==> flow/design.v (excerpt) <==
module processor
  (
   input                        clk,
   input                        rst,
   input                        boot_done,
   output reg [11:0]            status_digits,
   output reg                   halted,
   output reg [16-1:0]  instr_ptr,
   input                        instr_valid,
   input [32-1:0]      cur_instr,
   output reg                   cache_wr_en,
   output reg [16-1:0]  cache_wr_addr,
   output reg [16-1:0]  cache_wr_data,
   input                        cache_wr_done,
   output reg                   cache_rd_en,
   output reg [16-1:0]  cache_rd_addr,
   input [16-1:0]       cache_rd_data,
   input                        cache_rd_done,
   input                        pixel_wr_done,
   output reg                   pixel_en,
   output reg [7:0]             pixel_rgb,
   output reg [7:0]             pixel_x,
   output reg [7:0]             pixel_y,
   input [16-1:0]       rnd,
   output reg                   ms_time_rst,
   input [16-1:0]       ms_time,
   input [142-1:0] buf_inputs
   );
Size in the first run: about 4,600 cells after synthesis, ~580 flip-flops.
clock: 7.08 ns
lec_check: 0
abc_area: 1
cap_margin: 20
core_margin: 2
core_utilization: 65
cts_cluster_diameter: 293
max_routing_layer: met4
place_density: 0.6
slew_margin: 0
tns_end_percent: 5
run.sh (not shown) runs the stock make flow with config.mk's settings and CLKGATE_MAP_FILE=.
Next try:
Settings changed: ABC_AREA 1 to default, CORE_UTILIZATION 65 to 46, CTS_CLUSTER_DIAMETER 293 to default, MAX_ROUTING_LAYER met4 to default, PLACE_DENSITY 0.6 to default, SETUP_SLACK_MARGIN from default to 1.2, SLEW_MARGIN 0 to 20, TNS_END_PERCENT 5 to default.
Clock period 7.08 ns to 4.18 ns, I/O delays scaled along.
After rerunning: With this change the flow ran to the end with violations: setup timing. Synthesized cell count drops by 30%. Worst setup slack gets worse by 1.1 ns. Critical path depth went down by 3. Global-route usage fell by 13 points. Cell count shrinks by 6.5%.
Next try:
Settings changed: ABC_AREA from default to 0, CAP_MARGIN 20 to 30, CELL_PAD_IN_SITES_DETAIL_PLACEMENT from default to 2, CORE_MARGIN 2 to 8, CORE_UTILIZATION 46 to 65, CTS_CLUSTER_SIZE from default to 11, GPL_ROUTABILITY_DRIVEN from default to 0, GPL_TIMING_DRIVEN from default to 1, HOLD_SLACK_MARGIN from default to 0.02, MIN_ROUTING_LAYER from default to met1, PLACE_DENSITY_LB_ADDON from default to 0.1, SETUP_SLACK_MARGIN 1.2 to default, TNS_END_PERCENT from default to 40.
Clock period 4.18 ns to 9.49 ns, I/O delays scaled along.
After rerunning: Now the flow died in 3_5_place_dp. Die size drops by 22%. Synthesized cell count is unchanged. Synthesized area stays the same.
Next try:
Settings changed: ABC_AREA 0 to default, CAP_MARGIN 30 to 20, CELL_PAD_IN_SITES_DETAIL_PLACEMENT 2 to default, CORE_MARGIN 8 to 2, CORE_UTILIZATION 65 to 58, CTS_CLUSTER_SIZE 11 to default, GPL_ROUTABILITY_DRIVEN 0 to default, GPL_TIMING_DRIVEN 1 to default, HOLD_SLACK_MARGIN 0.02 to default, MIN_ROUTING_LAYER met1 to default, PLACE_DENSITY from default to 0.6, PLACE_DENSITY_LB_ADDON 0.1 to default, TNS_END_PERCENT 40 to default.
Clock period 9.49 ns to 4.18 ns, I/O delays scaled along.
Outcome:
- This time the run reached the layout checks and failed them: setup timing
- die size increases by 1.4%
- area after synthesis is unchanged
- synthesized cell count does not change
Next try:
Clock period 4.18 ns to 7.08 ns, I/O delays scaled along.
Effect:
- This time the run ran to the end with no violations
- total power decreases by well over a third
- clock power is lower by well over a third
- non-clock buffer count drops by 488

Starting RTL as in the previous note.
clock: 4.38 ns
lec_check: 0
cap_margin: 20
core_margin: 2
core_utilization: 48
cts_cluster_size: 98
place_density: 0.6
slew_margin: 20
The starting point finished but fails on negative setup slack.
==> next run, changes <==
CORE_UTILIZATION = 64   (was 48)
CTS_CLUSTER_SIZE = 40   (was 98)
clock period = 5.22 ns   (was 4.38 ns; I/O delays follow)
What happened: Now the flow failed in global routing (5_1_grt) (GRT-0232); synthesized area is unchanged; die area goes down by a quarter to a third; synthesized cell count is unchanged.
==> next run, changes <==
CORE_UTILIZATION = 44   (was 64)
CTS_CLUSTER_SIZE = unset   (was 40)
clock period = 7.52 ns   (was 5.22 ns; I/O delays follow)
The new run went through all stages and came out clean.
Synthesized area does not change.
Die size increases by 45%.
Synthesized cell count does not change.
==> next run, changes <==
CAP_MARGIN = 30   (was 20)
CORE_ASPECT_RATIO = 1.03   (was unset)
CORE_MARGIN = 7   (was 2)
CORE_UTILIZATION = 33   (was 44)
CTS_CLUSTER_DIAMETER = 25   (was unset)
CTS_CLUSTER_SIZE = 33   (was unset)
MAX_ROUTING_LAYER = met4   (was unset)
PLACE_DENSITY = unset   (was 0.6)
PLACE_DENSITY_LB_ADDON = 0.28   (was unset)
TNS_END_PERCENT = 50   (was unset)
clock period = 12.3 ns   (was 7.52 ns; I/O delays follow)
Result:
- clock skew increases by 0.020 ns
- via count barely changes
- core utilization decreases by 11 points
- clock power increases by about a fifth
- synthesized area stays the same
- worst setup slack improved by 2.6 ns
- power decreases by about a fifth

Setup of run A:
processor again, from the RTL that the note above started with.
make LEC_CHECK=0 ABC_AREA=1 CAP_MARGIN=10 CORE_MARGIN=4 CORE_UTILIZATION=40 CTS_CLUSTER_SIZE=18 GPL_ROUTABILITY_DRIVEN=1 HOLD_SLACK_MARGIN=-0.09 PLACE_DENSITY_LB_ADDON=0.04 SETUP_SLACK_MARGIN=-0.3 SLEW_MARGIN=0 TNS_END_PERCENT=75 finish   # period 8.86 ns
Run A finished all stages; the layout is clean.
The inputs of run B differ from those of run A as listed below.
Settings: PLACE_DENSITY_LB_ADDON: 0.04 -> 0.1; CTS_CLUSTER_SIZE: 18 -> 89; CELL_PAD_IN_SITES_DETAIL_PLACEMENT: unset -> 2; CORE_MARGIN: 4 -> 8; HOLD_SLACK_MARGIN: -0.09 -> unset; CORE_UTILIZATION: 40 -> 43; TNS_END_PERCENT: 75 -> 40; SLEW_MARGIN: 0 -> 20; CAP_MARGIN: 10 -> 30; MIN_ROUTING_LAYER: unset -> met1; GPL_TIMING_DRIVEN: unset -> 1; SETUP_SLACK_MARGIN: -0.3 -> unset; the clock period (ns, I/O delays scaled along): 8.86 -> 8.27.
--- outcome ---
Critical-path maximum fanout in run B vs run A: up about 33%. Total cells reported by yosys after synthesis: run B vs run A identical. Compared with run A, run B shows design area higher by 250 sq um. Run B vs. run A: end-of-flow core utilization climbed 3.5 points; portion of total power attributed to combinational logic shows an increase of 2.5 points. FAIL: run B; every other run in run B and run A is clean. The flow completed for run B, but it is not clean: the layout still shows capacitance limit, slew limit, setup timing.
[inputs] run C vs run B
Settings: changing CORE_UTILIZATION from 43 to 40; removing MIN_ROUTING_LAYER (formerly met1); removing PLACE_DENSITY_LB_ADDON (formerly 0.1); removing ABC_AREA (formerly 1); changing CORE_MARGIN from 8 to 2; removing CELL_PAD_IN_SITES_DETAIL_PLACEMENT (formerly 2); changing CAP_MARGIN from 30 to 20; removing GPL_TIMING_DRIVEN (formerly 1); setting PLACE_DENSITY to 0.6 for the first time; removing GPL_ROUTABILITY_DRIVEN (formerly 1); removing CTS_CLUSTER_SIZE (formerly 89); removing TNS_END_PERCENT (formerly 40); changing the clock period (ns, I/O delays scaled along) from 8.27 to 7.52.
--- outcome ---
Share of cell area taken by flip-flops and latches, run B and run C: larger value in run C. Highest-power group: sequential cells -> run C, clock -> run B. Delta (run C minus run B): all-layer global routing usage went down by 18 points, area growth from synthesis to final layout moved up. Per the comparison of run C with run B, number of global-route vias before repair dropped 16600; non-clock buffer count up 29; total half-perimeter wirelength after legalization and detailed placement went down. Run C against run B: worst hold path cell count increased by 1 relative to the old numbers; via count decreased by 14500 relative to the old numbers. Run C finished every stage and its layout cleared the timing, DRC and antenna checks. flip-flops and latches as the largest cell class by area was reported by run B, and logic gates by run C.
## Diff of input files: run D against run C
Settings: MAX_ROUTING_LAYER now met4, previously not set; PLACE_DENSITY no longer set, was 0.6; CORE_UTILIZATION now 60, was 40; PLACE_DENSITY_LB_ADDON now 0.03, previously not set; CTS_CLUSTER_SIZE now 55, previously not set; CORE_ASPECT_RATIO now 0.76, previously not set; SETUP_SLACK_MARGIN now 1.64, previously not set; the clock period (ns, I/O delays scaled along) now 7.6, was 7.52.
### Flow results
- Diff run C -> run D | total wire length after detailed routing | up by a few percent
- Run C leaves less setup margin than run D.
- Taking run C as the reference point, the met2 usage in global routing of run D rises by 26 points.
- Against run C, run D reports a combinational power share that is higher.
- Area added between synthesis and finish delta for run D relative to run C: 0.95 points lower
- Of run D and run C, the higher global-route usage belongs to run D.
- Run D gives less number of H-tree branching levels than run C did.
Power figures rest on the tool's default switching activity, not on a simulated workload.
